==> design/flow/design.v <==
module OQ1_Stopwatch(AN, Seg, Dot, CLK, Start, RESET);  
	output [3:0] AN;
	output [6:0] Seg;
	output Dot;
	input CLK, Start, RESET;
	parameter R = 2'b00;
    parameter W = 2'b01;
    parameter C = 2'b10;	
	reg  [11:0] divider_ds;
	reg  [5:0]  divider_ms;
	reg  [6:0]  Seg_Temp;
	reg  [3:0]  D3,D2,D1,D0,D_Temp,AN_Temp;
	reg  [1:0]  state,n_state;
	reg         dp;
	wire        RTC_ds,RTC_ms;
	always @(posedge CLK or posedge RESET) begin
	  if(RESET) divider_ms <= 0;
	  else if(divider_ms==32) divider_ms <= 0;
      else divider_ms <= divider_ms + 1;
    end
    assign RTC_ms = ((divider_ms == 32)?1'b1:1'b0);
	always @(posedge CLK or posedge RESET) begin
      if(RESET) divider_ds <= 0;
      else if(divider_ds==3276) divider_ds <= 0;
      else if(state==C) divider_ds <= divider_ds + 1;
    end
    assign RTC_ds = ((divider_ds == 3276)?1'b1:1'b0);
	always@(posedge CLK or posedge RESET) begin
      if(RESET) begin
        state <= R;
        D3 <= 0;
        D2 <= 0;
        D1 <= 0;
        D0 <= 0;
      end else begin
        state <= n_state;
        if(RTC_ds) begin
          if(D0 == 9) begin
            D0 <= 0;
            if(D1 == 9) begin
              D1 <= 0;
              if(D2 == 9) begin
                D2 <= 0;
                if(D3 == 9) begin
                  D3 <= 0;                  
                end else begin
                  D3 <= D3 + 1;
                end                    
              end else begin
                D2 <= D2 + 1;
              end      
            end else begin
              D1 <= D1 + 1;
            end
          end else begin
            D0 <= D0 + 1;
          end
        end      
      end
    end
    always@(*) begin
      case (state)
        R : if(RESET) n_state = R;
            else if(Start && !RESET) n_state = C;
            else n_state = W;
        W : if(RESET) n_state = R;
            else if(Start && !RESET) n_state = C;
            else n_state = W;
        C : if(RESET) n_state = R;
            else n_state = C;        
        default : n_state = R;
      endcase
    end
    always@(posedge CLK or posedge RESET) begin
      if(RESET) begin
        D_Temp  <= 4'b0000;
        AN_Temp <= 4'b1110;
        dp      <= 1'b0;
      end else if(RTC_ms) begin
      case(AN_Temp)
        4'b0111 : begin
                    D_Temp <= D0;
                    AN_Temp <= 4'b1110;
                    dp <= 1;
                  end
        4'b1110 : begin
                    D_Temp <= D1;
                    AN_Temp <= 4'b1101;
                    dp <= 0;
                  end
        4'b1101 : begin
                    D_Temp <= D2;
                    AN_Temp <= 4'b1011;
                    dp <= 1;
                  end
        4'b1011 : begin
                    D_Temp <= D3;
                    AN_Temp <= 4'b0111;
                    dp <= 1;
                  end
      endcase
      end
    end    
    always @(*) begin
        case(D_Temp)
          0 : Seg_Temp=7'b1000000; 
          1 : Seg_Temp=7'b1111001; 
          2 : Seg_Temp=7'b0100100; 
          3 : Seg_Temp=7'b0110000; 
          4 : Seg_Temp=7'b0011001; 
          5 : Seg_Temp=7'b0010010; 
          6 : Seg_Temp=7'b0000010; 
          7 : Seg_Temp=7'b1111000; 
          8 : Seg_Temp=7'b0000000; 
          9 : Seg_Temp=7'b0011000; 
          default : Seg_Temp=7'b0111111; 
      endcase
    end
    assign Seg = Seg_Temp;
    assign AN = AN_Temp;
    assign Dot = dp;
endmodule
==> design/flow/run.sh <==
#!/bin/bash
# the make line also repeats each setting of config.mk as NAME=value (left out here)
make -C /OpenROAD-flow-scripts/flow DESIGN_CONFIG=/design/flow/config.mk WORK_HOME=/design/flow/orfs CLKGATE_MAP_FILE= finish
==> design/flow/config.mk <==
export PLATFORM = sky130hd
export DESIGN_NAME = OQ1_Stopwatch
export DESIGN_NICKNAME = OQ1_Stopwatch
export VERILOG_FILES = /design/flow/design.v
export SDC_FILE = /design/flow/constraint.sdc
export NUM_CORES = 4
export LEC_CHECK = 0
export CAP_MARGIN = 20
export CORE_ASPECT_RATIO = 0.55
export CORE_MARGIN = 2
export CORE_UTILIZATION = 63
export CTS_CLUSTER_DIAMETER = 391
export CTS_CLUSTER_SIZE = 21
export GPL_TIMING_DRIVEN = 0
export MAX_ROUTING_LAYER = met4
export MIN_ROUTING_LAYER = met1
export PLACE_DENSITY = 0.35
export SLEW_MARGIN = 20
export TNS_END_PERCENT = 20
==> design/flow/constraint.sdc <==
create_clock -name core_clock -period 4.95 [get_ports {CLK}]
set_input_delay 0.9900 -clock core_clock [delete_from_list [all_inputs] [get_ports {CLK}]]
set_output_delay 0.9900 -clock core_clock [all_outputs]
set_load 0.01 [all_outputs]
==> Slide: Implementation Results, run 1 <==
Key Metrics from the Run

Global route
  – First-pass GRT wire length: 8.98 mm
  – Largest net degree at the start of global routing: 29
  – Tot GR Track Use: 25.4%
  – Total grt overflow: 0
  – Vias in the first global route: 1854
  – Initial antenna violation count: 0

Critical path
  – Kind of cell adding the most delay to the critical path: buffers and inverters
  – Worst reg2reg startpoint: divider_ms[0]
  – Worst setup EP type: output port
  – CP max stage delay: 0.56 ns
  – CP arrival: 2.01 ns
  – CP Buf/Inv Count: 2
  – Critical Path Sink: Seg[4]
  – WP depth: 6
  – Crit path max fanout: 7
  – Crit-path slowest cell: clkdlybuf4s50_1
  – Startpoint types: flip-flop
  – Critical path cell sequence: inv_1 -> ha_1 -> nand2_1 -> o21ai_0 -> o21ai_0 -> clkdlybuf4s50_1
  – Most used cell, CP: o21ai_0
  – R2R Setup Slk: 3.07 ns
  – WP data required: 3.96 ns
  – R2r endpoint: D_Temp[2]
  – CP startpoint: D_Temp[1]
  – Cell depth of the worst flop-to-flop path: 6
  – Crit Path Class: flip-flop to output port

Clock tree
  – Clock tree root buffer cell: clkbuf_8
  – # clock sinks: 44
  – CTS Buffer Depth: 2
  – # hold bufs at CTS: 0
  – Clock input transition at the sequential cells of the worst setup and hold paths: 0.09 ns
  – H-tree depth: 2
  – CTS Buf Count: 5
  – Late-Pin Clk Latency: 0.30 ns
  – Cells resized by post-CTS repair: 0
  – TritonCTS clock tree: built
  – Setup Fix Bufs, Post-CTS: 0

STA
  – Setup violators final: 0
  – Setup tns final: 0 ns
  – Worst-Margin Slew: 0.402 ns
  – RSZ-0062 raised after global routing: no
  – Clock Skew: 0.00821 ns
  – Achievable Freq: 0.333 GHz
  – Final period util: 60.7%
  – Fin. Hold Viols: 0
  – Worst hold-check slack: 0.496 ns
  – Min Tclk post-route: 3.00 ns
  – Max-slew violations: 0
  – Relative slew slack: 73.2%

Floorplanning
  – Num rows: 17
  – Chip footprint: 4670 um2
  – Init Core Util: 65.2%
  – I/O Pins: 15
  – Die width: 90.5 um
  – Die span in y: 51.6 um
  – Core Region: 3980 um2

Synthesis
  – Top cells by area: dfrtp_1 (40%), xnor2_1 (5.1%), ha_1 (4.3%), nor2_1 (4.2%), mux2_2 (3.5%)
  – Commonest cells post-synth: dfrtp_1 (41), nor2_1 (29), nand2_1 (17)
  – Basic Gates by Area: 24.2%
  – Syn avg cell area: 9.76 um2
  – Top logic family: simple AND/OR/NAND/NOR gates
  – Yosys chip area: 2590 um2
  – Yosys cell types: 52
  – MUX share of area: 4.24%
  – Ys async rst share: 100%
  – XOR Share, Synth: 7.43%
  – Post-synth EDFFs: 0
  – Aoi share: 12.3%
  – Adder share: 4.34%
  – Post-synth net total: 278
  – Synth Instances: 266
  – Synth top cell by count: dfrtp_1
  – Sequential area share after synthesis: 42.6%
  – Most common reg cell: dfrtp_1
  – Mapped cell area: 2590 um2
  – Top area contributor share: 39.5%
  – Cell count in the Yosys report: 266
  – Area leader, netlist: dfrtp_1
  – YS warnings: 1
  – #FFs+latches synth: 44

Layout
  – Post-Layout Cell Count: 346
  – # nets final: 300
  – P&R area growth vs syn: 13.2%
  – Area occupied by registers: 1100 um2
  – Filler Cells Inserted: 294
  – Comb gate area: 1360 um2

Power and ir drop
  – Peak supply drop: 182 uV
  – Sequential Power: 416 uW
  – Switching part of the total: 26.0%
  – Net load switching power: 198 uW
  – Pwr dens: 260 nW/um2
  – P_clk: 280 uW
  – Pleak: 1.28 nW
  – Clock share of power: 36.7%
  – Internal: 565 uW
  – Logic pwr share: 8.8%
  – Highest-power group: registers
  – Comb pwr: 67.0 uW
  – Reg power frac: 54.5%

Routing
  – Number of DRC violations after detailed-routing iteration 0: 177
  – Ant diodes: 0
  – DRT Wirelength: 5.13 mm
  – Vias post-DR: 1983
  – Routed vias/inst: 5.73
  – WL per Instance: 14.8 um
  – Detail Route Antenna Nets: 0
  – Drt first pass iters: 4
  – DRC: 0

Run
  – Max Cap Viol: 0
  – Tool warnings: 34

Hold path
  – WHS Endpoint: divider_ds[8]
  – Hold Path Class: flip-flop to flip-flop
  – Hold path cells: 1
  – Hold Path Origin: divider_ds[8]

Place
  – HPWL Detailed: 3.70 mm
  – # port buffers: 14
  – GP Congestion: 0.876
  – Placed cells: 338

Outcome
  – Outcome: timing/DRC/antenna clean
per-stage QoR:
step	utilization, %	setup slack, ns	power, mW	cell area, um2
finish	73.9	1.95	0.763	2940
global route	73.9	1.83	0.801	2940
CTS	73.9	1.92	0.765	2940
detailed placement	71.1	2.26	0.489	2830
global placement	70.6	2.00	0.483	2810
floorplan	-	2.86	0.467	2590
per-layer routing:
metal / vias to the layer above / track usage (%) / part of all wire, %
met1: 941 / 38.4 / 55
li1: 984 / - / -
met5: - / - / 0
met3: 7 / 5.36 / 5.3
met2: 51 / 34.3 / 39
met4: 0 / 7.18 / 1.1
layout make-up:
class                   instances  area share [%]
flip-flops and latches         44            37.6
clock inverters                 3            1.45
well taps                      57            2.43
repair buffers                 15            5.45
multi-input cells             196            46.4
inverters                      15            1.92
clock buffers                   5            2.34
plain buffers                  11            2.43
==> run 2: changes to the inputs <==
- ABC_AREA: not set -> 1
- CORE_ASPECT_RATIO: 0.55 -> 0.87
- CORE_UTILIZATION: 63 -> 72
- CTS_CLUSTER_DIAMETER: 391 -> not set
- GPL_TIMING_DRIVEN: 0 -> 1
- PLACE_DENSITY: 0.35 -> not set
- PLACE_DENSITY_LB_ADDON: not set -> 0.03
- SETUP_SLACK_MARGIN: not set -> -0.13
- clock period: 4.95 -> 2.31 ns (I/O delays scaled with it)
==> Slide: Implementation Results, run 2 <==
Key Metrics from the Run

Power and ir drop
  – Pwr dens: 499 nW/um2 (was 260 nW/um2)
  – Net load switching power: 421 uW (was 198 uW)
  – P_clk: 450 uW (was 280 uW)
  – Logic pwr share: 12.1% (was 8.8%)
  – Comb pwr: 183 uW (was 67.0 uW)
  – Highest-power group: registers (unchanged)
  – Switching part of the total: 27.9% (was 26.0%)
  – Pleak: 1.54 nW (was 1.28 nW)
  – Reg power frac: 58.1% (was 54.5%)
  – Internal: 1.09 mW (was 565 uW)
  – Clock share of power: 29.8% (was 36.7%)
  – Peak supply drop: 538 uV (was 182 uV)
  – Sequential Power: 877 uW (was 416 uW)

Critical path
  – WP data required: 1.85 ns (was 3.96 ns)
  – Crit Path Class: flip-flop to output port (unchanged)
  – CP startpoint: D_Temp[0] (was D_Temp[1])
  – Cell depth of the worst flop-to-flop path: 7 (was 6)
  – Crit path max fanout: 4 (was 7)
  – R2R Setup Slk: 0.65 ns (was 3.07 ns)
  – CP arrival: 1.89 ns (was 2.01 ns)
  – CP max stage delay: 0.55 ns (was 0.56 ns)
  – Critical path cell sequence: inv_1 -> ha_1 -> nand2_1 -> o21ai_0 -> o21ai_1 -> clkdlybuf4s50_1 (was inv_1 -> ha_1 -> nand2_1 -> o21ai_0 -> o21ai_0 -> clkdlybuf4s50_1)
  – Startpoint types: flip-flop (unchanged)
  – Worst reg2reg startpoint: divider_ds[0] (was divider_ms[0])
  – CP Buf/Inv Count: 2 (unchanged)
  – Kind of cell adding the most delay to the critical path: buffers and inverters (unchanged)
  – R2r endpoint: D0[1] (was D_Temp[2])
  – Critical Path Sink: Seg[4] (unchanged)
  – Crit-path slowest cell: clkdlybuf4s50_1 (unchanged)
  – Worst setup EP type: output port (unchanged)
  – WP depth: 6 (unchanged)

STA
  – Max-slew violations: 0 (unchanged)
  – Relative slew slack: 54.5% (was 73.2%)
  – Worst-Margin Slew: 0.678 ns (was 0.402 ns)
  – Fin. Hold Viols: 0 (unchanged)
  – Achievable Freq: 0.425 GHz
  – Clock Skew: 0.00709 ns (was 0.00821 ns)
  – Setup slack after layout: -0.0417 ns (was 1.95 ns)
  – Setup tns final: -0.0417 ns (was 0 ns)
  – Final period util: 102% (was 60.7%)
  – Setup violators final: 1 (was 0)
  – Min Tclk post-route: 2.35 ns

Hold path
  – Hold Path Class: flip-flop to flip-flop (unchanged)
  – Hold path cells: 2 (was 1)
  – WHS Endpoint: dp (was divider_ds[8])
  – Hold Path Origin: dp (was divider_ds[8])

Synthesis
  – Adder share: 4.10% (was 4.34%)
  – Cell count in the Yosys report: 370 (was 266)
  – YS warnings: 1 (unchanged)
  – Yosys cell types: 32 (was 52)
  – Synth top cell by count: nand2_1 (was dfrtp_1)
  – Yosys chip area: 2750 um2 (was 2590 um2)
  – Aoi share: 6.14% (was 12.3%)
  – MUX share of area: 0% (was 4.24%)
  – Top logic family: simple AND/OR/NAND/NOR gates (unchanged)
  – Sequential area share after synthesis: 40.2% (was 42.6%)
  – Mapped cell area: 2750 um2 (was 2590 um2)
  – Ys async rst share: 100% (unchanged)
  – Synth Instances: 370 (was 266)
  – Area leader, netlist: dfrtp_1 (unchanged)
  – Syn avg cell area: 7.43 um2 (was 9.76 um2)
  – Post-synth net total: 382 (was 278)
  – Top cells by area: dfrtp_1 (37%), nand2_1 (15%), nand3_1 (6.2%), inv_1 (5.6%), nor2_1 (5.1%) (was dfrtp_1 (40%), xnor2_1 (5.1%), ha_1 (4.3%), nor2_1 (4.2%), mux2_2 (3.5%))
  – Commonest cells post-synth: nand2_1 (110), dfrtp_1 (41), inv_1 (41) (was dfrtp_1 (41), nor2_1 (29), nand2_1 (17))
  – #FFs+latches synth: 44 (unchanged)
  – Post-synth EDFFs: 0 (unchanged)
  – Most common reg cell: dfrtp_1 (unchanged)
  – XOR Share, Synth: 3.19% (was 7.43%)
  – Basic Gates by Area: 38.5% (was 24.2%)
  – Top area contributor share: 37.3% (was 39.5%)

Layout
  – Filler Cells Inserted: 237 (was 294)
  – Fin area: 3030 um2 (was 2940 um2)
  – # nets final: 402 (was 300)
  – Post-Layout Cell Count: 434 (was 346)
  – P&R area growth vs syn: 10.1% (was 13.2%)

Floorplanning
  – Core Region: 3580 um2 (was 3980 um2)
  – Num rows: 20 (was 17)
  – I/O Pins: 15 (unchanged)
  – Die width: 70.2 um (was 90.5 um)
  – Chip footprint: 4330 um2 (was 4670 um2)
  – Die span in y: 61.6 um (was 51.6 um)
  – Init Core Util: 76.8% (was 65.2%)

Global route
  – Initial antenna violation count: 0 (unchanged)
  – First-pass GRT wire length: 9.69 mm (was 8.98 mm)
  – Vias in the first global route: 2256 (was 1854)
  – Tot GR Track Use: 29.4% (was 25.4%)
  – Largest net degree at the start of global routing: 27 (was 29)
  – Total grt overflow: 0 (unchanged)

Place
  – HPWL Detailed: 4.29 mm (was 3.70 mm)
  – GP Congestion: 0.889 (was 0.876)
  – # port buffers: 14 (unchanged)
  – Placed inst area: 2940 um2 (was 2830 um2)
  – Placed cells: 426 (was 338)

Routing
  – Detail Route Antenna Nets: 0 (unchanged)
  – Ant diodes: 0 (unchanged)
  – Vias post-DR: 2449 (was 1983)
  – Drt first pass iters: 5 (was 4)
  – DRC: 0 (unchanged)
  – WL per Instance: 13.2 um (was 14.8 um)
  – DRT Wirelength: 5.71 mm (was 5.13 mm)
  – Number of DRC violations after detailed-routing iteration 0: 226 (was 177)
  – Routed vias/inst: 5.64 (was 5.73)

Clock tree
  – CTS Buf Count: 5 (unchanged)
  – Late-Pin Clk Latency: 0.30 ns (about the same)
  – Clock tree root buffer cell: clkbuf_8 (unchanged)
  – # hold bufs at CTS: 0 (unchanged)
  – # clock sinks: 44 (unchanged)
  – Clock input transition at the sequential cells of the worst setup and hold paths: 0.07 ns (was 0.09 ns)
  – TritonCTS clock tree: built (unchanged)
  – CTS Buffer Depth: 2 (unchanged)
  – H-tree depth: 2 (unchanged)

Run
  – Tool warnings: 32 (was 34)
  – Max Cap Viol: 0 (unchanged)

Outcome
  – Outcome: finished with violations (was timing/DRC/antenna clean)
  – Layout check fault list: negative setup slack
[run 2: metrics by stage]
| step | power [mW] | setup slack, ns | hold slack, ns | util [%] |
|---|---|---|---|---|
| after global routing | 1.59 | -0.134 | 0.520 | 84.5 |
| after global placement | 1.06 | 0.286 | 0.468 | 82.1 |
| after CTS | 1.51 | -0.112 | 0.496 | 84.2 |
| final | 1.51 | -0.0417 | 0.496 | 84.5 |
| after detailed placement | 1.07 | 0.210 | 0.476 | 82.1 |
| after floorplan | 1.03 | 0.720 | 0.455 | - |
[run 2: repair_timing]
item | in CTS | in global routing
setup endpoints to repair | 0 | 4
gates resized | 0 | 3
setup buffers | 0 | 1
[run 2: layout make-up]
| cell class | instances | area, um2 | share of cell area (%) |
|---|---|---|---|
| Clock buffer | 6 | 72.6 | 2.40 |
| Inverter | 50 | 190 | 6.29 |
| Clock inverter | 1 | 5.00 | 0.165 |
| Timing Repair Buffer | 16 | 170 | 5.62 |
| Multi-Input combinational cell | 273 | 1430 | 47.1 |
| Sequential cell | 44 | 1110 | 36.6 |
| Tap cell | 44 | 55.1 | 1.82 |
[run 2: per-layer routing]
layer  global-route usage, %  part of all wire, %
met5                       -                    0
met4                    11.3                  1.0
met3                    6.22                  6.1
met2                    48.5                   48
met1                    36.4                   45
==> run 3: changes to the inputs <==
- CORE_ASPECT_RATIO: 0.87 -> not set
- CTS_CLUSTER_SIZE: 21 -> not set
- GPL_TIMING_DRIVEN: 1 -> not set
- MAX_ROUTING_LAYER: met4 -> not set
- MIN_ROUTING_LAYER: met1 -> not set
- PLACE_DENSITY_LB_ADDON: 0.03 -> not set
- SETUP_SLACK_MARGIN: -0.13 -> not set
- TNS_END_PERCENT: 20 -> not set
- clock period: 2.31 -> 3.53 ns (I/O delays scaled with it)
==> Slide: Implementation Results, run 3 <==
Key Metrics from the Run

Clock tree
  – Late-Pin Clk Latency: 0.30 ns (about the same)
  – # hold bufs at CTS: 0 (unchanged)
  – # clock sinks: 44 (unchanged)
  – Clock input transition at the sequential cells of the worst setup and hold paths: 0.09 ns (was 0.07 ns)
  – Clock tree root buffer cell: clkbuf_8 (unchanged)
  – H-tree depth: 2 (unchanged)
  – Setup Fix Bufs, Post-CTS: 0 (unchanged)
  – Cells resized by post-CTS repair: 0 (unchanged)
  – CTS Buf Count: 5 (unchanged)
  – TritonCTS clock tree: built (unchanged)
  – CTS Buffer Depth: 2 (unchanged)

Power and ir drop
  – Pleak: 1.54 nW (about the same)
  – Reg power frac: 51.5% (was 58.1%)
  – Clock share of power: 37.8% (was 29.8%)
  – Switching part of the total: 26.3% (was 27.9%)
  – Power after layout: 1.12 mW (was 1.51 mW)
  – Logic pwr share: 10.8% (was 12.1%)
  – Internal: 827 uW (was 1.09 mW)
  – Sequential Power: 577 uW (was 877 uW)
  – Pwr dens: 367 nW/um2 (was 499 nW/um2)
  – Peak supply drop: 331 uV (was 538 uV)
  – Comb pwr: 121 uW (was 183 uW)
  – Net load switching power: 295 uW (was 421 uW)
  – P_clk: 424 uW (was 450 uW)
  – Highest-power group: registers (unchanged)

Synthesis
  – Cell count in the Yosys report: 370 (unchanged)
  – Post-synth EDFFs: 0 (unchanged)
  – #FFs+latches synth: 44 (unchanged)
  – Top area contributor share: 37.3% (unchanged)
  – Synth top cell by count: nand2_1 (unchanged)
  – Top cells by area: dfrtp_1 (37%), nand2_1 (15%), nand3_1 (6.2%), inv_1 (5.6%), nor2_1 (5.1%) (unchanged)
  – Sequential area share after synthesis: 40.2% (unchanged)
  – Syn avg cell area: 7.43 um2 (unchanged)
  – Basic Gates by Area: 38.5% (unchanged)
  – Top logic family: simple AND/OR/NAND/NOR gates (unchanged)
  – XOR Share, Synth: 3.19% (unchanged)
  – Aoi share: 6.14% (unchanged)
  – Post-synth net total: 382 (unchanged)
  – Adder share: 4.10% (unchanged)
  – Synth Instances: 370 (unchanged)
  – YS warnings: 1 (unchanged)
  – Area leader, netlist: dfrtp_1 (unchanged)
  – Yosys cell types: 32 (unchanged)
  – MUX share of area: 0% (unchanged)
  – Ys async rst share: 100% (unchanged)
  – Most common reg cell: dfrtp_1 (unchanged)
  – Commonest cells post-synth: nand2_1 (110), dfrtp_1 (41), inv_1 (41) (unchanged)
  – Mapped cell area: 2750 um2 (unchanged)
  – Yosys chip area: 2750 um2 (unchanged)

Routing
  – Top routing layer used: met4 (unchanged)
  – Vias post-DR: 2422 (was 2449)
  – DRT Wirelength: 5.70 mm (was 5.71 mm)
  – Ant diodes: 0 (unchanged)
  – Detail Route Antenna Nets: 0 (unchanged)
  – DRC: 0 (unchanged)
  – Routed vias/inst: 5.53 (was 5.64)
  – WL met1: 2.34 mm (was 2.55 mm)
  – Drt first pass iters: 4 (was 5)
  – Number of DRC violations after detailed-routing iteration 0: 196 (was 226)
  – WL per Instance: 13.0 um (was 13.2 um)
  – Metal3 WL: 287 um (was 347 um)
  – Met2 routed WL: 2.90 mm (was 2.75 mm)

STA
  – Min Tclk post-route: 2.75 ns
  – Clock Skew: 0.0118 ns (was 0.00709 ns)
  – Final period util: 78.0% (was 102%)
  – Fin. Hold Viols: 0 (unchanged)
  – Worst-Margin Slew: 0.544 ns (was 0.678 ns)
  – Setup violators final: 0 (was 1)
  – Setup tns final: 0 ns (was -0.0417 ns)
  – Worst hold-check slack: 0.482 ns (was 0.496 ns)
  – Relative slew slack: 63.7% (was 54.5%)
  – Max-slew violations: 0 (unchanged)
  – Setup slack after layout: 0.776 ns (was -0.0417 ns)
  – Achievable Freq: 0.363 GHz
  – RSZ-0062 raised after global routing: no

Critical path
  – CP Buf/Inv Count: 3 (was 2)
  – Most used cell, CP: inv_1
  – Worst reg2reg startpoint: divider_ds[0] (unchanged)
  – Critical path cell sequence: inv_1 -> ha_1 -> nand2_1 -> inv_1 -> o21ai_0 -> clkdlybuf4s50_1 (was inv_1 -> ha_1 -> nand2_1 -> o21ai_0 -> o21ai_1 -> clkdlybuf4s50_1)
  – Worst setup EP type: output port (unchanged)
  – WP data required: 2.82 ns (was 1.85 ns)
  – Kind of cell adding the most delay to the critical path: buffers and inverters (unchanged)
  – Critical Path Sink: Seg[3] (was Seg[4])
  – Startpoint types: flip-flop (unchanged)
  – CP startpoint: D_Temp[1] (was D_Temp[0])
  – CP arrival: 2.05 ns (was 1.89 ns)
  – Cell depth of the worst flop-to-flop path: 7 (unchanged)
  – WP depth: 6 (unchanged)
  – Crit-path slowest cell: clkdlybuf4s50_1 (unchanged)
  – CP max stage delay: 0.56 ns (was 0.55 ns)
  – Crit Path Class: flip-flop to output port (unchanged)
  – Crit path max fanout: 6 (was 4)
  – R2R Setup Slk: 1.83 ns (was 0.65 ns)
  – R2r endpoint: D0[1] (unchanged)

Layout
  – Comb gate area: 1430 um2 (unchanged)
  – Filler Cells Inserted: 238 (was 237)
  – Post-Layout Cell Count: 438 (was 434)
  – # nets final: 401 (was 402)
  – Area occupied by registers: 1100 um2 (was 1110 um2)
  – P&R area growth vs syn: 11.2% (was 10.1%)
  – Util after Layout: 83.5% (was 84.5%)
  – Fin area: 3060 um2 (was 3030 um2)

Place
  – HPWL Detailed: 4.08 mm (was 4.29 mm)
  – Placed inst area: 2930 um2 (was 2940 um2)
  – # port buffers: 14 (unchanged)
  – DP Worst Slack: 1.14 ns (was 0.210 ns)
  – Placed cells: 430 (was 426)
  – GP Congestion: 0.837 (was 0.889)

Floorplanning
  – Chip footprint: 4330 um2 (about the same)
  – I/O Pins: 15 (unchanged)
  – Die span in y: 65.8 um (was 61.6 um)
  – Init Core Util: 75.1% (was 76.8%)
  – Num rows: 22 (was 20)
  – Die width: 65.8 um (was 70.2 um)
  – Core Region: 3660 um2 (was 3580 um2)

Hold path
  – Hold Path Class: flip-flop to flip-flop (unchanged)
  – Hold path cells: 2 (unchanged)
  – WHS Endpoint: dp (unchanged)
  – Hold Path Origin: dp (unchanged)

Global route
  – Total grt overflow: 0 (unchanged)
  – Initial antenna violation count: 0 (unchanged)
  – Vias in the first global route: 2386 (was 2256)
  – Tot GR Track Use: 29.5% (was 29.4%)
  – Largest net degree at the start of global routing: 45 (was 27)
  – First-pass GRT wire length: 9.85 mm (was 9.69 mm)

Run
  – Tool warnings: 34 (was 32)
  – Max Cap Viol: 0 (unchanged)

Outcome
  – Outcome: timing/DRC/antenna clean (was finished with violations)
-- run 3: final cells by class --
type | count | share of cell area, %
well taps | 48 | 1.97
multi-input cells | 273 | 46.7
inverters | 50 | 6.22
repair buffers | 15 | 4.83
clock inverters | 1 | 0.983
flip-flops and latches | 44 | 36.2
clock buffers | 7 | 3.15
-- run 3: metal layers --
metal	vias to the layer above	GRT usage [%]
met1	1103	32.2
li1	1212	-
met2	88	54.9
met5	-	0
met3	19	4.26
met4	0	15.1
==> run 4: changes to the inputs <==
- ABC_AREA: 1 -> not set
- CORE_UTILIZATION: 72 -> 58
- clock period: 3.53 -> 5.89 ns (I/O delays scaled with it)
==> Slide: Implementation Results, run 4 <==
Key Metrics from the Run

Global route
  – Initial antenna violation count: 0 (unchanged)
  – Total grt overflow: 0 (unchanged)
  – First-pass GRT wire length: 8.16 mm (was 9.85 mm)
  – Largest net degree at the start of global routing: 45 (unchanged)
  – Vias in the first global route: 1780 (was 2386)
  – Tot GR Track Use: 20.4% (was 29.5%)

STA
  – Setup violators final: 0 (unchanged)
  – RSZ-0062 raised after global routing: no (unchanged)
  – Max-slew violations: 0 (unchanged)
  – Setup tns final: 0 ns (unchanged)
  – Worst-Margin Slew: 0.875 ns (was 0.544 ns)
  – Relative slew slack: 41.6% (was 63.7%)
  – Clock Skew: 0.00199 ns (was 0.0118 ns)
  – Worst hold-check slack: 0.490 ns (was 0.482 ns)
  – Final period util: 52.7% (was 78.0%)
  – Fin. Hold Viols: 0 (unchanged)
  – Min Tclk post-route: 3.10 ns
  – Achievable Freq: 0.322 GHz

Hold path
  – Hold Path Class: flip-flop to flip-flop (unchanged)
  – Hold Path Origin: divider_ds[8] (was dp)
  – WHS Endpoint: divider_ds[8] (was dp)
  – Hold path cells: 1 (was 2)

Critical path
  – Cell depth of the worst flop-to-flop path: 6 (was 7)
  – CP max stage delay: 0.55 ns (was 0.56 ns)
  – WP data required: 4.71 ns (was 2.82 ns)
  – CP Buf/Inv Count: 2 (was 3)
  – WP depth: 6 (unchanged)
  – R2R Setup Slk: 3.61 ns (was 1.83 ns)
  – Crit-path slowest cell: clkdlybuf4s50_1 (unchanged)
  – Most used cell, CP: o21ai_0 (was inv_1)
  – Worst setup EP type: output port (unchanged)
  – Worst reg2reg startpoint: divider_ds[0] (unchanged)
  – CP arrival: 1.93 ns (was 2.05 ns)
  – Kind of cell adding the most delay to the critical path: buffers and inverters (unchanged)
  – Crit Path Class: flip-flop to output port (unchanged)
  – Critical path cell sequence: inv_1 -> ha_1 -> nand2_1 -> o21ai_0 -> o21ai_0 -> clkdlybuf4s50_1 (was inv_1 -> ha_1 -> nand2_1 -> inv_1 -> o21ai_0 -> clkdlybuf4s50_1)
  – Crit path max fanout: 7 (was 6)
  – Critical Path Sink: Seg[4] (was Seg[3])
  – Startpoint types: flip-flop (unchanged)
  – R2r endpoint: D3[1] (was D0[1])
  – CP startpoint: D_Temp[1] (unchanged)

Routing
  – WL per Instance: 13.9 um (was 13.0 um)
  – Number of DRC violations after detailed-routing iteration 0: 105 (was 196)
  – Detail Route Antenna Nets: 0 (unchanged)
  – Ant diodes: 0 (unchanged)
  – Routed vias/inst: 5.69 (was 5.53)
  – Drt first pass iters: 4 (unchanged)
  – DRC: 0 (unchanged)
  – Vias post-DR: 1877 (was 2422)
  – DRT Wirelength: 4.60 mm (was 5.70 mm)

Synthesis
  – Syn avg cell area: 9.76 um2 (was 7.43 um2)
  – Yosys chip area: 2590 um2 (was 2750 um2)
  – MUX share of area: 4.24% (was 0%)
  – Synth top cell by count: dfrtp_1 (was nand2_1)
  – Post-synth EDFFs: 0 (unchanged)
  – Most common reg cell: dfrtp_1 (unchanged)
  – Top area contributor share: 39.5% (was 37.3%)
  – Cell count in the Yosys report: 266 (was 370)
  – Area leader, netlist: dfrtp_1 (unchanged)
  – Post-synth net total: 278 (was 382)
  – Basic Gates by Area: 24.2% (was 38.5%)
  – Aoi share: 12.3% (was 6.14%)
  – Top cells by area: dfrtp_1 (40%), xnor2_1 (5.1%), ha_1 (4.3%), nor2_1 (4.2%), mux2_2 (3.5%) (was dfrtp_1 (37%), nand2_1 (15%), nand3_1 (6.2%), inv_1 (5.6%), nor2_1 (5.1%))
  – Yosys cell types: 52 (was 32)
  – Ys async rst share: 100% (unchanged)
  – Synth Instances: 266 (was 370)
  – #FFs+latches synth: 44 (unchanged)
  – Sequential area share after synthesis: 42.6% (was 40.2%)
  – XOR Share, Synth: 7.43% (was 3.19%)
  – Adder share: 4.34% (was 4.10%)
  – Commonest cells post-synth: dfrtp_1 (41), nor2_1 (29), nand2_1 (17) (was nand2_1 (110), dfrtp_1 (41), inv_1 (41))
  – Mapped cell area: 2590 um2 (was 2750 um2)
  – YS warnings: 1 (unchanged)
  – Top logic family: simple AND/OR/NAND/NOR gates (unchanged)

Run
  – Max Cap Viol: 0 (unchanged)
  – Tool warnings: 34 (unchanged)

Layout
  – Filler Cells Inserted: 375 (was 238)
  – Fin area: 2850 um2 (was 3060 um2)
  – Comb gate area: 1360 um2 (was 1430 um2)
  – # nets final: 289 (was 401)
  – Area occupied by registers: 1100 um2 (unchanged)
  – P&R area growth vs syn: 9.74% (was 11.2%)
  – Util after Layout: 65.9% (was 83.5%)

Power and ir drop
  – Sequential Power: 349 uW (was 577 uW)
  – Comb pwr: 51.7 uW (was 121 uW)
  – Reg power frac: 55.5% (was 51.5%)
  – Switching part of the total: 24.8% (was 26.3%)
  – Pwr dens: 221 nW/um2 (was 367 nW/um2)
  – P_clk: 228 uW (was 424 uW)
  – Net load switching power: 156 uW (was 295 uW)
  – Logic pwr share: 8.2% (was 10.8%)
  – Peak supply drop: 133 uV (was 331 uV)
  – Pleak: 1.23 nW (was 1.54 nW)
  – Internal: 473 uW (was 827 uW)
  – Clock share of power: 36.2% (was 37.8%)
  – Highest-power group: registers (unchanged)

Floorplanning
  – I/O Pins: 15 (unchanged)
  – Core Region: 4320 um2 (was 3660 um2)
  – Die width: 70.9 um (was 65.8 um)
  – Die span in y: 70.9 um (was 65.8 um)
  – Init Core Util: 60.0% (was 75.1%)
  – Chip footprint: 5030 um2 (was 4330 um2)
  – Num rows: 24 (was 22)

Clock tree
  – Cells resized by post-CTS repair: 0 (unchanged)
  – CTS Buffer Depth: 2 (unchanged)
  – CTS Buf Count: 5 (unchanged)
  – Setup Fix Bufs, Post-CTS: 0 (unchanged)
  – Clock tree root buffer cell: clkbuf_8 (unchanged)
  – # clock sinks: 44 (unchanged)
  – H-tree depth: 2 (unchanged)
  – Clock input transition at the sequential cells of the worst setup and hold paths: 0.08 ns (was 0.09 ns)
  – Late-Pin Clk Latency: 0.30 ns (about the same)
  – TritonCTS clock tree: built (unchanged)
  – # hold bufs at CTS: 0 (unchanged)

Place
  – # port buffers: 14 (unchanged)
  – GP Congestion: 0.790 (was 0.837)
  – HPWL Detailed: 3.31 mm (was 4.08 mm)
  – Placed inst area: 2740 um2 (was 2930 um2)

Outcome
  – Outcome: timing/DRC/antenna clean (unchanged)
## run 4: layout make-up
cell class                 count  area share (%)
multi-input combinational    196            47.8
inverter                      15            1.98
clock buffer                   5            2.42
tap                           52            2.28
timing repair buffer          15            5.18
sequential                    44            38.8
clock inverter                 3            1.49
## run 4: per-layer routing
metal	GRT usage, %	share of wire, %
met5	0	0
met4	6.29	1.4
met3	4.27	2.7
met2	32.5	46
met1	28.4	50
## run 4: per-stage QoR
| stage | power (mW) | cells | setup slack (ns) |
|---|---|---|---|
| 6_report | 0.629 | 330 | 2.79 |
| 5_1_grt | 0.662 | 330 | 2.61 |
| 4_1_cts | 0.636 | 330 | 2.77 |
| 3_5_place_dp | 0.408 | 322 | 3.10 |
| 3_3_place_gp | 0.406 | 322 | 3.15 |
| 2_1_floorplan | 0.392 | 266 | 3.61 |
==> run 5: changes to the inputs <==
- CORE_ASPECT_RATIO: not set -> 0.5
- CORE_MARGIN: 2 -> 8
- CORE_UTILIZATION: 58 -> 68
- clock period: 5.89 -> 10.0 ns (I/O delays scaled with it)
==> Slide: Implementation Results, run 5 <==
Key Metrics from the Run

Outcome
  – Outcome: timing/DRC/antenna clean (unchanged)

Routing
  – WL per Instance: 14.8 um (was 13.9 um)
  – Routed vias/inst: 5.83 (was 5.69)
  – Ant diodes: 0 (unchanged)
  – Vias post-DR: 1934 (was 1877)
  – Drt first pass iters: 4 (unchanged)
  – Detail Route Antenna Nets: 0 (unchanged)
  – DRC: 0 (unchanged)
  – Number of DRC violations after detailed-routing iteration 0: 104 (was 105)
  – DRT Wirelength: 4.93 mm (was 4.60 mm)

Power and ir drop
  – Internal: 261 uW (was 473 uW)
  – Comb pwr: 32.0 uW (was 51.7 uW)
  – Peak supply drop: 85.1 uV (was 133 uV)
  – Net load switching power: 96.9 uW (was 156 uW)
  – Switching part of the total: 27.1% (was 24.8%)
  – Logic pwr share: 8.9% (was 8.2%)
  – P_clk: 118 uW (was 228 uW)
  – Clock share of power: 33.0% (was 36.2%)
  – Sequential Power: 208 uW (was 349 uW)
  – Reg power frac: 58.0% (was 55.5%)
  – Pwr dens: 126 nW/um2 (was 221 nW/um2)
  – Pleak: 1.22 nW (was 1.23 nW)
  – Highest-power group: registers (unchanged)

Synthesis
  – Top logic family: simple AND/OR/NAND/NOR gates (unchanged)
  – MUX share of area: 4.24% (unchanged)
  – Yosys cell types: 52 (unchanged)
  – #FFs+latches synth: 44 (unchanged)
  – Post-synth net total: 278 (unchanged)
  – Ys async rst share: 100% (unchanged)
  – Syn avg cell area: 9.76 um2 (unchanged)
  – Synth Instances: 266 (unchanged)
  – Post-synth EDFFs: 0 (unchanged)
  – Sequential area share after synthesis: 42.6% (unchanged)
  – Cell count in the Yosys report: 266 (unchanged)
  – XOR Share, Synth: 7.43% (unchanged)
  – Synth top cell by count: dfrtp_1 (unchanged)
  – Mapped cell area: 2590 um2 (unchanged)
  – Most common reg cell: dfrtp_1 (unchanged)
  – Yosys chip area: 2590 um2 (unchanged)
  – Area leader, netlist: dfrtp_1 (unchanged)
  – Aoi share: 12.3% (unchanged)
  – YS warnings: 1 (unchanged)
  – Top cells by area: dfrtp_1 (40%), xnor2_1 (5.1%), ha_1 (4.3%), nor2_1 (4.2%), mux2_2 (3.5%) (unchanged)
  – Top area contributor share: 39.5% (unchanged)
  – Basic Gates by Area: 24.2% (unchanged)
  – Commonest cells post-synth: dfrtp_1 (41), nor2_1 (29), nand2_1 (17) (unchanged)
  – Adder share: 4.34% (unchanged)

Critical path
  – R2r endpoint: D3[1] (unchanged)
  – Startpoint types: flip-flop (unchanged)
  – Crit path max fanout: 7 (unchanged)
  – WP data required: 8.00 ns (was 4.71 ns)
  – CP arrival: 1.99 ns (was 1.93 ns)
  – R2R Setup Slk: 7.72 ns (was 3.61 ns)
  – Cell depth of the worst flop-to-flop path: 6 (unchanged)
  – Worst setup EP type: output port (unchanged)
  – WP depth: 6 (unchanged)
  – Crit Path Class: flip-flop to output port (unchanged)
  – CP Buf/Inv Count: 3 (was 2)
  – Worst reg2reg startpoint: divider_ds[0] (unchanged)
  – CP startpoint: D_Temp[1] (unchanged)
  – Critical path cell sequence: inv_1 -> ha_1 -> inv_1 -> o21ai_0 -> o21ai_0 -> clkdlybuf4s50_1 (was inv_1 -> ha_1 -> nand2_1 -> o21ai_0 -> o21ai_0 -> clkdlybuf4s50_1)
  – Crit-path slowest cell: clkdlybuf4s50_1 (unchanged)
  – Critical Path Sink: Seg[5] (was Seg[4])
  – CP max stage delay: 0.57 ns (was 0.55 ns)
  – Kind of cell adding the most delay to the critical path: buffers and inverters (unchanged)

STA
  – Final period util: 39.9% (was 52.7%)
  – Max-slew violations: 0 (unchanged)
  – Relative slew slack: 44.5% (was 41.6%)
  – Worst-Margin Slew: 0.832 ns (was 0.875 ns)
  – Fin. Hold Viols: 0 (unchanged)
  – Min Tclk post-route: 3.99 ns
  – Setup slack after layout: 6.01 ns (was 2.79 ns)
  – RSZ-0062 raised after global routing: no (unchanged)
  – Setup tns final: 0 ns (unchanged)
  – Achievable Freq: 0.250 GHz
  – Clock Skew: 0.00808 ns (was 0.00199 ns)
  – Setup violators final: 0 (unchanged)

Clock tree
  – CTS Buffer Depth: 2 (unchanged)
  – # clock sinks: 44 (unchanged)
  – # hold bufs at CTS: 0 (unchanged)
  – H-tree depth: 2 (unchanged)
  – CTS Buf Count: 5 (unchanged)
  – Cells resized by post-CTS repair: 0 (unchanged)
  – Clock tree root buffer cell: clkbuf_8 (unchanged)
  – Setup Fix Bufs, Post-CTS: 0 (unchanged)
  – Late-Pin Clk Latency: 0.30 ns (about the same)
  – Clock input transition at the sequential cells of the worst setup and hold paths: 0.09 ns (was 0.08 ns)
  – TritonCTS clock tree: built (unchanged)

Hold path
  – WHS Endpoint: divider_ms[0] (was divider_ds[8])
  – Hold Path Class: flip-flop to flip-flop (unchanged)
  – Hold path cells: 1 (unchanged)
  – Hold Path Origin: divider_ms[0] (was divider_ds[8])

Floorplanning
  – Num rows: 16 (was 24)
  – Init Core Util: 68.6% (was 60.0%)
  – Core Region: 3780 um2 (was 4320 um2)
  – Die width: 103 um (was 70.9 um)
  – Chip footprint: 6170 um2 (was 5030 um2)
  – Die span in y: 59.7 um (was 70.9 um)
  – I/O Pins: 15 (unchanged)

Layout
  – Fin area: 2840 um2 (was 2850 um2)
  – # nets final: 289 (unchanged)
  – P&R area growth vs syn: 9.31% (was 9.74%)

Place
  – HPWL Detailed: 3.53 mm (was 3.31 mm)
  – DP Worst Slack: 6.34 ns (was 3.10 ns)
  – # port buffers: 14 (unchanged)
  – Placed inst area: 2740 um2 (about the same)
  – GP Congestion: 0.828 (was 0.790)

Global route
  – Tot GR Track Use: 17.3% (was 20.4%)
  – Total grt overflow: 0 (unchanged)
  – First-pass GRT wire length: 8.26 mm (was 8.16 mm)
  – Largest net degree at the start of global routing: 45 (unchanged)
  – Initial antenna violation count: 0 (unchanged)
  – Vias in the first global route: 1666 (was 1780)

Run
  – Tool warnings: 34 (unchanged)
  – Max Cap Viol: 0 (unchanged)
run 5: final cells by class:
cell class / instances / area, um2
multi-input cells: 196 / 1360
clock buffers: 6 / 82.6
repair buffers: 15 / 148
flip-flops and latches: 44 / 1100
fillers: 281 / 947
inverters: 15 / 56.3
clock inverters: 2 / 15.0
well taps: 54 / 67.6
run 5: metrics by stage:
step	utilization (%)	power (mW)	instances	hold slack (ns)
6_report	75.0	0.358	332	0.498
3_5_place_dp	72.4	0.243	324	0.492
3_3_place_gp	72.4	0.240	324	0.482
2_1_floorplan	-	0.231	266	0.448
5_1_grt	75.0	0.373	332	0.528
4_1_cts	75.0	0.360	332	0.505
run 5: routing by layer:
metal	track usage (%)	part of all wire (%)	vias to the layer above
met5	0	0	-
met4	4.28	0.47	0
met3	4.53	5.6	5
met2	23.2	40	52
met1	26.4	53	916
li1	-	-	961
==> run 6: changes to the inputs <==
- ABC_AREA: not set -> 1
- CAP_MARGIN: 20 -> 5
- CELL_PAD_IN_SITES_DETAIL_PLACEMENT: not set -> 1
- CORE_ASPECT_RATIO: 0.5 -> not set
- CORE_MARGIN: 8 -> 2
- CORE_UTILIZATION: 68 -> 40
- CTS_CLUSTER_SIZE: not set -> 46
- HOLD_SLACK_MARGIN: not set -> 0.17
- TNS_END_PERCENT: not set -> 60
==> Slide: Implementation Results, run 6 <==
Key Metrics from the Run

Power and ir drop
  – Pleak: 1.51 nW (was 1.22 nW)
  – Sequential Power: 203 uW (was 208 uW)
  – Internal: 261 uW (about the same)
  – Peak supply drop: 74.0 uV (was 85.1 uV)
  – Comb pwr: 43.4 uW (was 32.0 uW)
  – Switching part of the total: 28.1% (was 27.1%)
  – Highest-power group: registers (unchanged)
  – Power after layout: 362 uW (was 358 uW)
  – Pwr dens: 118 nW/um2 (was 126 nW/um2)
  – Logic pwr share: 12.0% (was 8.9%)
  – Net load switching power: 102 uW (was 96.9 uW)
  – Reg power frac: 56.0% (was 58.0%)
  – P_clk: 116 uW (was 118 uW)
  – Clock share of power: 32.1% (was 33.0%)

Place
  – GP Congestion: 0.854 (was 0.828)
  – # port buffers: 14 (unchanged)
  – HPWL Detailed: 4.82 mm (was 3.53 mm)

Global route
  – First-pass GRT wire length: 11.2 mm (was 8.26 mm)
  – Grt met3 use: 3.51% (was 4.53%)
  – GR Util met2: 32.0% (was 23.2%)
  – Tot GR Track Use: 18.4% (was 17.3%)
  – GR Util met1: 22.6% (was 26.4%)
  – Largest net degree at the start of global routing: 45 (unchanged)
  – Vias in the first global route: 2473 (was 1666)
  – Total grt overflow: 0 (unchanged)
  – Top Usage Layer GRT: met2 (was met1)
  – Initial antenna violation count: 0 (unchanged)

Clock tree
  – Setup Fix Bufs, Post-CTS: 0 (unchanged)
  – Cells resized by post-CTS repair: 0 (unchanged)
  – Late-Pin Clk Latency: 0.30 ns (about the same)
  – CTS Buffer Depth: 2 (unchanged)
  – H-tree depth: 2 (unchanged)
  – # hold bufs at CTS: 0 (unchanged)
  – TritonCTS clock tree: built (unchanged)
  – # clock sinks: 44 (unchanged)
  – Clock input transition at the sequential cells of the worst setup and hold paths: 0.08 ns (was 0.09 ns)
  – CTS Buf Count: 5 (unchanged)
  – Clock tree root buffer cell: clkbuf_8 (unchanged)

Critical path
  – Crit-path slowest cell: clkdlybuf4s50_1 (unchanged)
  – Crit Path Class: flip-flop to output port (unchanged)
  – CP arrival: 2.01 ns (was 1.99 ns)
  – Worst setup EP type: output port (unchanged)
  – Most used cell, CP: inv_1
  – Cell depth of the worst flop-to-flop path: 7 (was 6)
  – CP startpoint: D_Temp[1] (unchanged)
  – WP depth: 6 (unchanged)
  – CP max stage delay: 0.56 ns (was 0.57 ns)
  – WP data required: 8.00 ns (about the same)
  – Critical path cell sequence: inv_1 -> ha_1 -> nand2_1 -> inv_1 -> o21ai_0 -> clkdlybuf4s50_1 (was inv_1 -> ha_1 -> inv_1 -> o21ai_0 -> o21ai_0 -> clkdlybuf4s50_1)
  – Critical Path Sink: Seg[3] (was Seg[5])
  – R2R Setup Slk: 8.29 ns (was 7.72 ns)
  – Worst reg2reg startpoint: divider_ds[1] (was divider_ds[0])
  – Kind of cell adding the most delay to the critical path: buffers and inverters (unchanged)
  – R2r endpoint: D0[1] (was D3[1])
  – Crit path max fanout: 6 (was 7)
  – Startpoint types: flip-flop (unchanged)
  – CP Buf/Inv Count: 3 (unchanged)

STA
  – Final period util: 40.1% (was 39.9%)
  – RSZ-0062 raised after global routing: no (unchanged)
  – Setup tns final: 0 ns (unchanged)
  – Setup violators final: 0 (unchanged)
  – Achievable Freq: 0.249 GHz (was 0.250 GHz)
  – Relative slew slack: 61.4% (was 44.5%)
  – Fin. Hold Viols: 0 (unchanged)
  – Max-slew violations: 0 (unchanged)
  – Min Tclk post-route: 4.01 ns (was 3.99 ns)
  – Clock Skew: 0.0100 ns (was 0.00808 ns)
  – Worst-Margin Slew: 0.579 ns (was 0.832 ns)
  – Worst hold-check slack: 0.500 ns (was 0.498 ns)

Synthesis
  – Mapped cell area: 2750 um2 (was 2590 um2)
  – Synth Instances: 370 (was 266)
  – YS warnings: 1 (unchanged)
  – #FFs+latches synth: 44 (unchanged)
  – Post-synth net total: 382 (was 278)
  – Yosys cell types: 32 (was 52)
  – XOR Share, Synth: 3.19% (was 7.43%)
  – Area leader, netlist: dfrtp_1 (unchanged)
  – Cell count in the Yosys report: 370 (was 266)
  – Aoi share: 6.14% (was 12.3%)
  – Top logic family: simple AND/OR/NAND/NOR gates (unchanged)
  – Top area contributor share: 37.3% (was 39.5%)
  – Post-synth EDFFs: 0 (unchanged)
  – Sequential area share after synthesis: 40.2% (was 42.6%)
  – Most common reg cell: dfrtp_1 (unchanged)
  – MUX share of area: 0% (was 4.24%)
  – Yosys chip area: 2750 um2 (was 2590 um2)
  – Basic Gates by Area: 38.5% (was 24.2%)
  – Syn avg cell area: 7.43 um2 (was 9.76 um2)
  – Commonest cells post-synth: nand2_1 (110), dfrtp_1 (41), inv_1 (41) (was dfrtp_1 (41), nor2_1 (29), nand2_1 (17))
  – Ys async rst share: 100% (unchanged)
  – Adder share: 4.10% (was 4.34%)
  – Top cells by area: dfrtp_1 (37%), nand2_1 (15%), nand3_1 (6.2%), inv_1 (5.6%), nor2_1 (5.1%) (was dfrtp_1 (40%), xnor2_1 (5.1%), ha_1 (4.3%), nor2_1 (4.2%), mux2_2 (3.5%))
  – Synth top cell by count: nand2_1 (was dfrtp_1)

Hold path
  – Hold path cells: 1 (unchanged)
  – Hold Path Class: flip-flop to flip-flop (unchanged)
  – Hold Path Origin: divider_ms[0] (unchanged)
  – WHS Endpoint: divider_ms[0] (unchanged)

Layout
  – P&R area growth vs syn: 11.3% (was 9.31%)
  – Filler Cells Inserted: 855 (was 281)
  – Area occupied by registers: 1100 um2 (unchanged)
  – # nets final: 401 (was 289)
  – Comb gate area: 1430 um2 (was 1360 um2)

Outcome
  – Outcome: timing/DRC/antenna clean (unchanged)

Floorplanning
  – Init Core Util: 40.9% (was 68.6%)
  – Die span in y: 86.9 um (was 59.7 um)
  – I/O Pins: 15 (unchanged)
  – Chip footprint: 7550 um2 (was 6170 um2)
  – Num rows: 30 (was 16)
  – Core Region: 6720 um2 (was 3780 um2)
  – Die width: 86.9 um (was 103 um)

Routing
  – DRT Wirelength: 6.23 mm (was 4.93 mm)
  – Number of DRC violations after detailed-routing iteration 0: 71 (was 104)
  – WL per Instance: 13.3 um (was 14.8 um)
  – Vias post-DR: 2406 (was 1934)
  – Routed vias/inst: 5.12 (was 5.83)
  – Ant diodes: 0 (unchanged)
  – Detail Route Antenna Nets: 0 (unchanged)
  – DRC: 0 (unchanged)
  – Drt first pass iters: 4 (unchanged)

Run
  – Tool warnings: 32 (was 34)
  – Max Cap Viol: 0 (unchanged)
[run 6: final cells by class]
class / count / area share (%)
Multi-Input combinational cell: 273 / 46.6
Sequential cell: 44 / 36.1
Inverter: 50 / 6.22
Timing Repair Buffer: 15 / 4.83
Tap cell: 80 / 3.27
Clock buffer: 8 / 2.94
[run 6: through the flow]
stage	utilization (%)	setup WS (ns)	cells	instance area [um2]
floorplan	-	6.87	370	2750
global placement	44.2	6.42	462	2970
detailed placement	44.2	6.31	462	2970
CTS	45.5	5.97	470	3060
global route	45.5	5.89	470	3060
finish	45.5	5.99	470	3060
[run 6: per-layer routing]
metal | vias up | wire [um] | part of all wire, %
li1 | 1207 | - | -
met1 | 1161 | 2840 | 46
met2 | 26 | 3120 | 50
met3 | 12 | 162 | 2.6
met4 | 0 | 106 | 1.7
met5 | - | 0 | 0
==> run 7: changes to the inputs <==
- ABC_AREA: 1 -> not set
- CAP_MARGIN: 5 -> 20
- CELL_PAD_IN_SITES_DETAIL_PLACEMENT: 1 -> not set
- CORE_UTILIZATION: 40 -> 66
- CTS_CLUSTER_DIAMETER: not set -> 380
- CTS_CLUSTER_SIZE: 46 -> 57
- HOLD_SLACK_MARGIN: 0.17 -> not set
- PLACE_DENSITY_LB_ADDON: not set -> 0.02
- SETUP_SLACK_MARGIN: not set -> 1.54
- TNS_END_PERCENT: 60 -> 5
- clock period: 10.0 -> 5.49 ns (I/O delays scaled with it)
==> Slide: Implementation Results, run 7 <==
Key Metrics from the Run

Floorplanning
  – Core Region: 3720 um2 (was 6720 um2)
  – Chip footprint: 4450 um2 (was 7550 um2)
  – Init Core Util: 69.8% (was 40.9%)
  – Die span in y: 66.7 um (was 86.9 um)
  – Num rows: 22 (was 30)
  – Die width: 66.7 um (was 86.9 um)
  – I/O Pins: 15 (unchanged)

Synthesis
  – Commonest cells post-synth: dfrtp_1 (41), nor2_1 (29), nand2_1 (17) (was nand2_1 (110), dfrtp_1 (41), inv_1 (41))
  – #FFs+latches synth: 44 (unchanged)
  – Syn avg cell area: 9.76 um2 (was 7.43 um2)
  – Mapped cell area: 2590 um2 (was 2750 um2)
  – Aoi share: 12.3% (was 6.14%)
  – Yosys chip area: 2590 um2 (was 2750 um2)
  – Synth Instances: 266 (was 370)
  – XOR Share, Synth: 7.43% (was 3.19%)
  – Yosys cell types: 52 (was 32)
  – Synth top cell by count: dfrtp_1 (was nand2_1)
  – Post-synth EDFFs: 0 (unchanged)
  – Most common reg cell: dfrtp_1 (unchanged)
  – Top logic family: simple AND/OR/NAND/NOR gates (unchanged)
  – Ys async rst share: 100% (unchanged)
  – Cell count in the Yosys report: 266 (was 370)
  – Post-synth net total: 278 (was 382)
  – Area leader, netlist: dfrtp_1 (unchanged)
  – Adder share: 4.34% (was 4.10%)
  – MUX share of area: 4.24% (was 0%)
  – Top cells by area: dfrtp_1 (40%), xnor2_1 (5.1%), ha_1 (4.3%), nor2_1 (4.2%), mux2_2 (3.5%) (was dfrtp_1 (37%), nand2_1 (15%), nand3_1 (6.2%), inv_1 (5.6%), nor2_1 (5.1%))
  – Sequential area share after synthesis: 42.6% (was 40.2%)
  – Basic Gates by Area: 24.2% (was 38.5%)
  – YS warnings: 1 (unchanged)
  – Top area contributor share: 39.5% (was 37.3%)

Layout
  – P&R area growth vs syn: 8.82% (was 11.3%)
  – Post-Layout Cell Count: 326 (was 470)
  – Filler Cells Inserted: 267 (was 855)
  – # nets final: 289 (was 401)
  – Area occupied by registers: 1100 um2 (unchanged)
  – Comb gate area: 1360 um2 (was 1430 um2)

Critical path
  – Cell depth of the worst flop-to-flop path: 6 (was 7)
  – Kind of cell adding the most delay to the critical path: buffers and inverters (unchanged)
  – Crit-path slowest cell: clkdlybuf4s50_1 (unchanged)
  – CP Buf/Inv Count: 2 (was 3)
  – Startpoint types: flip-flop (unchanged)
  – Crit Path Class: flip-flop to output port (unchanged)
  – CP startpoint: D_Temp[1] (unchanged)
  – CP max stage delay: 0.55 ns (was 0.56 ns)
  – WP data required: 4.39 ns (was 8.00 ns)
  – CP arrival: 1.93 ns (was 2.01 ns)
  – R2R Setup Slk: 3.21 ns (was 8.29 ns)
  – Most used cell, CP: o21ai_0 (was inv_1)
  – Critical Path Sink: Seg[4] (was Seg[3])
  – Worst setup EP type: output port (unchanged)
  – Crit path max fanout: 7 (was 6)
  – WP depth: 6 (unchanged)
  – Critical path cell sequence: inv_1 -> ha_1 -> nand2_1 -> o21ai_0 -> o21ai_0 -> clkdlybuf4s50_1 (was inv_1 -> ha_1 -> nand2_1 -> inv_1 -> o21ai_0 -> clkdlybuf4s50_1)
  – Worst reg2reg startpoint: divider_ds[0] (was divider_ds[1])
  – R2r endpoint: D3[1] (was D0[1])

Global route
  – Initial antenna violation count: 0 (unchanged)
  – Largest net degree at the start of global routing: 31 (was 45)
  – First-pass GRT wire length: 8.42 mm (was 11.2 mm)
  – Tot GR Track Use: 25.2% (was 18.4%)
  – Total grt overflow: 0 (unchanged)
  – Vias in the first global route: 1824 (was 2473)

STA
  – RSZ-0062 raised after global routing: no (unchanged)
  – Worst-Margin Slew: 0.865 ns (was 0.579 ns)
  – Relative slew slack: 42.3% (was 61.4%)
  – Setup slack after layout: 2.46 ns (was 5.99 ns)
  – Final period util: 55.1% (was 40.1%)
  – Fin. Hold Viols: 0 (unchanged)
  – Clock Skew: 0.00483 ns (was 0.0100 ns)
  – Achievable Freq: 0.330 GHz
  – Setup tns final: 0 ns (unchanged)
  – Setup violators final: 0 (unchanged)
  – Max-slew violations: 0 (unchanged)
  – Min Tclk post-route: 3.03 ns

Clock tree
  – Clock tree root buffer cell: clkbuf_8 (unchanged)
  – CTS Buffer Depth: 2 (unchanged)
  – Cells resized by post-CTS repair: 0 (unchanged)
  – # clock sinks: 44 (unchanged)
  – # hold bufs at CTS: 0 (unchanged)
  – Setup Fix Bufs, Post-CTS: 0 (unchanged)
  – CTS Buf Count: 5 (unchanged)
  – H-tree depth: 2 (unchanged)
  – Late-Pin Clk Latency: 0.29 ns (was 0.30 ns)
  – TritonCTS clock tree: built (unchanged)
  – Clock input transition at the sequential cells of the worst setup and hold paths: 0.08 ns (about the same)

Power and ir drop
  – Peak supply drop: 220 uV (was 74.0 uV)
  – Pleak: 1.23 nW (was 1.51 nW)
  – Sequential Power: 377 uW (was 203 uW)
  – Highest-power group: registers (unchanged)
  – Logic pwr share: 8.8% (was 12.0%)
  – P_clk: 205 uW (was 116 uW)
  – Net load switching power: 166 uW (was 102 uW)
  – Pwr dens: 226 nW/um2 (was 118 nW/um2)
  – Internal: 473 uW (was 261 uW)
  – Reg power frac: 59.0% (was 56.0%)
  – Comb pwr: 56.2 uW (was 43.4 uW)
  – Switching part of the total: 25.9% (was 28.1%)
  – Clock share of power: 32.2% (was 32.1%)

Routing
  – DRT Wirelength: 4.70 mm (was 6.23 mm)
  – DRC: 0 (unchanged)
  – Ant diodes: 0 (unchanged)
  – Vias post-DR: 1914 (was 2406)
  – Number of DRC violations after detailed-routing iteration 0: 135 (was 71)
  – Routed vias/inst: 5.87 (was 5.12)
  – WL per Instance: 14.4 um (was 13.3 um)
  – Drt first pass iters: 4 (unchanged)
  – Detail Route Antenna Nets: 0 (unchanged)

Outcome
  – Outcome: timing/DRC/antenna clean (unchanged)

Place
  – Placed cells: 318 (was 462)
  – GP Congestion: 0.894 (was 0.854)
  – HPWL Detailed: 3.43 mm (was 4.82 mm)
  – DP Worst Slack: 2.78 ns (was 6.31 ns)
  – # port buffers: 14 (unchanged)

Hold path
  – Hold path cells: 1 (unchanged)
  – Hold Path Class: flip-flop to flip-flop (unchanged)
  – Hold Path Origin: divider_ds[8] (was divider_ms[0])
  – WHS Endpoint: divider_ds[8] (was divider_ms[0])

Run
  – Max Cap Viol: 0 (unchanged)
  – Tool warnings: 32 (unchanged)
==> run 7: routing by layer <==
| layer | GRT usage [%] | wire length (um) | vias to the layer above |
|---|---|---|---|
| met3 | 5.57 | 156 | 9 |
| met1 | 35.3 | 2360 | 914 |
| met2 | 39.1 | 2100 | 32 |
| met5 | 0 | 0 | - |
| met4 | 7.91 | 74 | 0 |
| li1 | - | - | 959 |
==> run 7: layout make-up <==
class	instances	area share, %
Timing Repair Buffer	15	5.23
Inverter	15	1.99
Clock buffer	6	2.92
Multi-Input combinational cell	196	48.2
Sequential cell	44	39.1
Clock inverter	2	0.354
Tap cell	48	2.13
==> run 7: stage by stage <==
stage | power [mW] | hold WS [ns] | area [um2] | util (%)
after floorplan | 0.421 | 0.448 | 2590 | -
after global placement | 0.435 | 0.468 | 2730 | 73.5
after detailed placement | 0.438 | 0.474 | 2730 | 73.5
after CTS | 0.646 | 0.487 | 2820 | 76.0
after global routing | 0.676 | 0.515 | 2820 | 76.0
final | 0.639 | 0.486 | 2820 | 76.0
==> run 8: changes to the inputs <==
- ABC_AREA: not set -> 1
- CAP_MARGIN: 20 -> 40
- CORE_UTILIZATION: 66 -> 72
- CTS_CLUSTER_DIAMETER: 380 -> 95
- CTS_CLUSTER_SIZE: 57 -> 10
- HOLD_SLACK_MARGIN: not set -> 0.28
- PLACE_DENSITY_LB_ADDON: 0.02 -> 0.0
- SETUP_SLACK_MARGIN: 1.54 -> 0.64
- TNS_END_PERCENT: 5 -> not set
- clock period: 5.49 -> 2.2 ns (I/O delays scaled with it)
==> Slide: Implementation Results, run 8 <==
Key Metrics from the Run

Synthesis
  – Most common reg cell: dfrtp_1 (unchanged)
  – Commonest cells post-synth: nand2_1 (110), dfrtp_1 (41), inv_1 (41) (was dfrtp_1 (41), nor2_1 (29), nand2_1 (17))
  – Basic Gates by Area: 38.5% (was 24.2%)
  – Synth top cell by count: nand2_1 (was dfrtp_1)
  – #FFs+latches synth: 44 (unchanged)
  – Ys async rst share: 100% (unchanged)
  – Aoi share: 6.14% (was 12.3%)
  – Cell count in the Yosys report: 370 (was 266)
  – XOR Share, Synth: 3.19% (was 7.43%)
  – Yosys cell types: 32 (was 52)
  – Syn avg cell area: 7.43 um2 (was 9.76 um2)
  – YS warnings: 1 (unchanged)
  – Top logic family: simple AND/OR/NAND/NOR gates (unchanged)
  – Post-synth EDFFs: 0 (unchanged)
  – Mapped cell area: 2750 um2 (was 2590 um2)
  – Post-synth net total: 382 (was 278)
  – Adder share: 4.10% (was 4.34%)
  – Synth Instances: 370 (was 266)
  – Area leader, netlist: dfrtp_1 (unchanged)
  – MUX share of area: 0% (was 4.24%)
  – Top area contributor share: 37.3% (was 39.5%)
  – Top cells by area: dfrtp_1 (37%), nand2_1 (15%), nand3_1 (6.2%), inv_1 (5.6%), nor2_1 (5.1%) (was dfrtp_1 (40%), xnor2_1 (5.1%), ha_1 (4.3%), nor2_1 (4.2%), mux2_2 (3.5%))
  – Yosys chip area: 2750 um2 (was 2590 um2)
  – Sequential area share after synthesis: 40.2% (was 42.6%)

Clock tree
  – CTS Buf Count: 5 (unchanged)
  – TritonCTS clock tree: built (unchanged)
  – Clock input transition at the sequential cells of the worst setup and hold paths: 0.08 ns (about the same)
  – Late-Pin Clk Latency: 0.29 ns (about the same)
  – CTS Buffer Depth: 2 (unchanged)
  – # clock sinks: 44 (unchanged)
  – Clock tree root buffer cell: clkbuf_8 (unchanged)
  – H-tree depth: 2 (unchanged)

Global route
  – Total grt overflow: 0 (unchanged)
  – Vias in the first global route: 2545 (was 1824)
  – Tot GR Track Use: 32.3% (was 25.2%)
  – Initial antenna violation count: 0 (unchanged)
  – Largest net degree at the start of global routing: 45 (was 31)
  – First-pass GRT wire length: 10.8 mm (was 8.42 mm)

Critical path
  – R2r endpoint: D_Temp[1] (was D3[1])
  – CP arrival: 1.43 ns (was 1.93 ns)
  – Crit-path slowest cell: dfrtp_1 (was clkdlybuf4s50_1)
  – CP startpoint: D_Temp[0] (was D_Temp[1])
  – Most used cell, CP: inv_2 (was o21ai_0)
  – Worst setup EP type: output port (unchanged)
  – WP depth: 6 (unchanged)
  – CP Buf/Inv Count: 3 (was 2)
  – Critical path cell sequence: inv_2 -> ha_4 -> nand2_4 -> inv_2 -> o21ai_1 -> buf_2 (was inv_1 -> ha_1 -> nand2_1 -> o21ai_0 -> o21ai_0 -> clkdlybuf4s50_1)
  – CP max stage delay: 0.41 ns (was 0.55 ns)
  – Cell depth of the worst flop-to-flop path: 8 (was 6)
  – Startpoint types: flip-flop (unchanged)
  – Crit Path Class: flip-flop to output port (unchanged)
  – WP data required: 1.76 ns (was 4.39 ns)
  – Critical Path Sink: Seg[3] (was Seg[4])
  – Kind of cell adding the most delay to the critical path: flip-flops (was buffers and inverters)
  – Worst reg2reg startpoint: AN_Temp[3] (was divider_ds[0])
  – Crit path max fanout: 3 (was 7)
  – R2R Setup Slk: 0.62 ns (was 3.21 ns)

Layout
  – P&R area growth vs syn: 20.6% (was 8.82%)
  – Util after Layout: 90.6% (was 76.0%)
  – Fin area: 3320 um2 (was 2820 um2)
  – # nets final: 422 (was 289)

Place
  – HPWL Detailed: 3.93 mm (was 3.43 mm)
  – Placed inst area: 2930 um2 (was 2730 um2)
  – # port buffers: 14 (unchanged)
  – GP Congestion: 0.865 (was 0.894)

Routing
  – Ant diodes: 0 (unchanged)
  – Detail Route Antenna Nets: 0 (unchanged)
  – DRT Wirelength: 7.75 mm (was 4.70 mm)
  – Vias post-DR: 2838 (was 1914)
  – Number of DRC violations after detailed-routing iteration 0: 392 (was 135)
  – Drt first pass iters: 5 (was 4)
  – WL per Instance: 16.9 um (was 14.4 um)
  – DRC: 0 (unchanged)
  – Routed vias/inst: 6.18 (was 5.87)

Hold path
  – Hold Path Class: flip-flop to flip-flop (unchanged)
  – Hold Path Origin: AN_Temp[3] (was divider_ds[8])
  – Hold path cells: 2 (was 1)
  – WHS Endpoint: AN_Temp[3] (was divider_ds[8])

STA
  – Setup violators final: 0 (unchanged)
  – Relative slew slack: 62.4% (was 42.3%)
  – RSZ-0062 raised after global routing: yes (was no)
  – Setup tns final: 0 ns (unchanged)
  – Final period util: 84.8% (was 55.1%)
  – Min Tclk post-route: 1.87 ns
  – Fin. Hold Viols: 0 (unchanged)
  – Worst-Margin Slew: 0.563 ns (was 0.865 ns)
  – Max-slew violations: 0 (unchanged)
  – Worst hold-check slack: 0.533 ns (was 0.486 ns)
  – Achievable Freq: 0.536 GHz
  – Clock Skew: 0.00540 ns (was 0.00483 ns)

Run
  – Max Cap Viol: 0 (unchanged)
  – Tool warnings: 34 (was 32)

Power and ir drop
  – Reg power frac: 54.6% (was 59.0%)
  – Sequential Power: 942 uW (was 377 uW)
  – Internal: 1.20 mW (was 473 uW)
  – Highest-power group: registers (unchanged)
  – Comb pwr: 251 uW (was 56.2 uW)
  – Switching part of the total: 30.2% (was 25.9%)
  – Clock share of power: 30.8% (was 32.2%)
  – Pleak: 1.69 nW (was 1.23 nW)
  – Peak supply drop: 586 uV (was 220 uV)
  – Net load switching power: 520 uW (was 166 uW)
  – Pwr dens: 520 nW/um2 (was 226 nW/um2)
  – Logic pwr share: 14.5% (was 8.8%)
  – P_clk: 531 uW (was 205 uW)

Floorplanning
  – Init Core Util: 75.1% (was 69.8%)
  – Core Region: 3660 um2 (was 3720 um2)
  – Die span in y: 65.8 um (was 66.7 um)
  – Die width: 65.8 um (was 66.7 um)
  – Chip footprint: 4330 um2 (was 4450 um2)
  – Num rows: 22 (unchanged)
  – I/O Pins: 15 (unchanged)

Outcome
  – Outcome: timing/DRC/antenna clean (unchanged)
run 8: repair_timing:
item,4_1_cts,5_1_grt
hold buffers,0,0
pin swaps,6,15
setup buffers,7,12
resized,61,29
cloned,1,1
setup endpoints to repair,27,38
run 8: area by class of cell:
type                            instances  area, um2
Multi-Input combinational cell        275       1610
Sequential cell                        44       1110
Fill cell                             171        345
Timing Repair Buffer                   34        260
Inverter                               50        194
Clock buffer                            8       90.1
Tap cell                               48       60.1
run 8: through the flow:
stage	instances	power (mW)	setup slack, ns
5_1_grt	459	1.78	0.333
3_5_place_dp	430	1.13	0.129
6_report	459	1.72	0.334
4_1_cts	446	1.65	0.393
2_1_floorplan	370	1.08	0.709
3_3_place_gp	430	1.11	0.226
run 8: routing by layer:
layer  up-vias  part of all wire [%]  global-route usage [%]
met1      1338                    37                    37.1
met5         -                     0                       0
met4         0                   6.1                    17.2
li1       1246                     -                       -
met2       194                    50                    57.6
met3        60                   7.1                    4.94
No activity file was given, so power comes from the tool's default toggle rates.
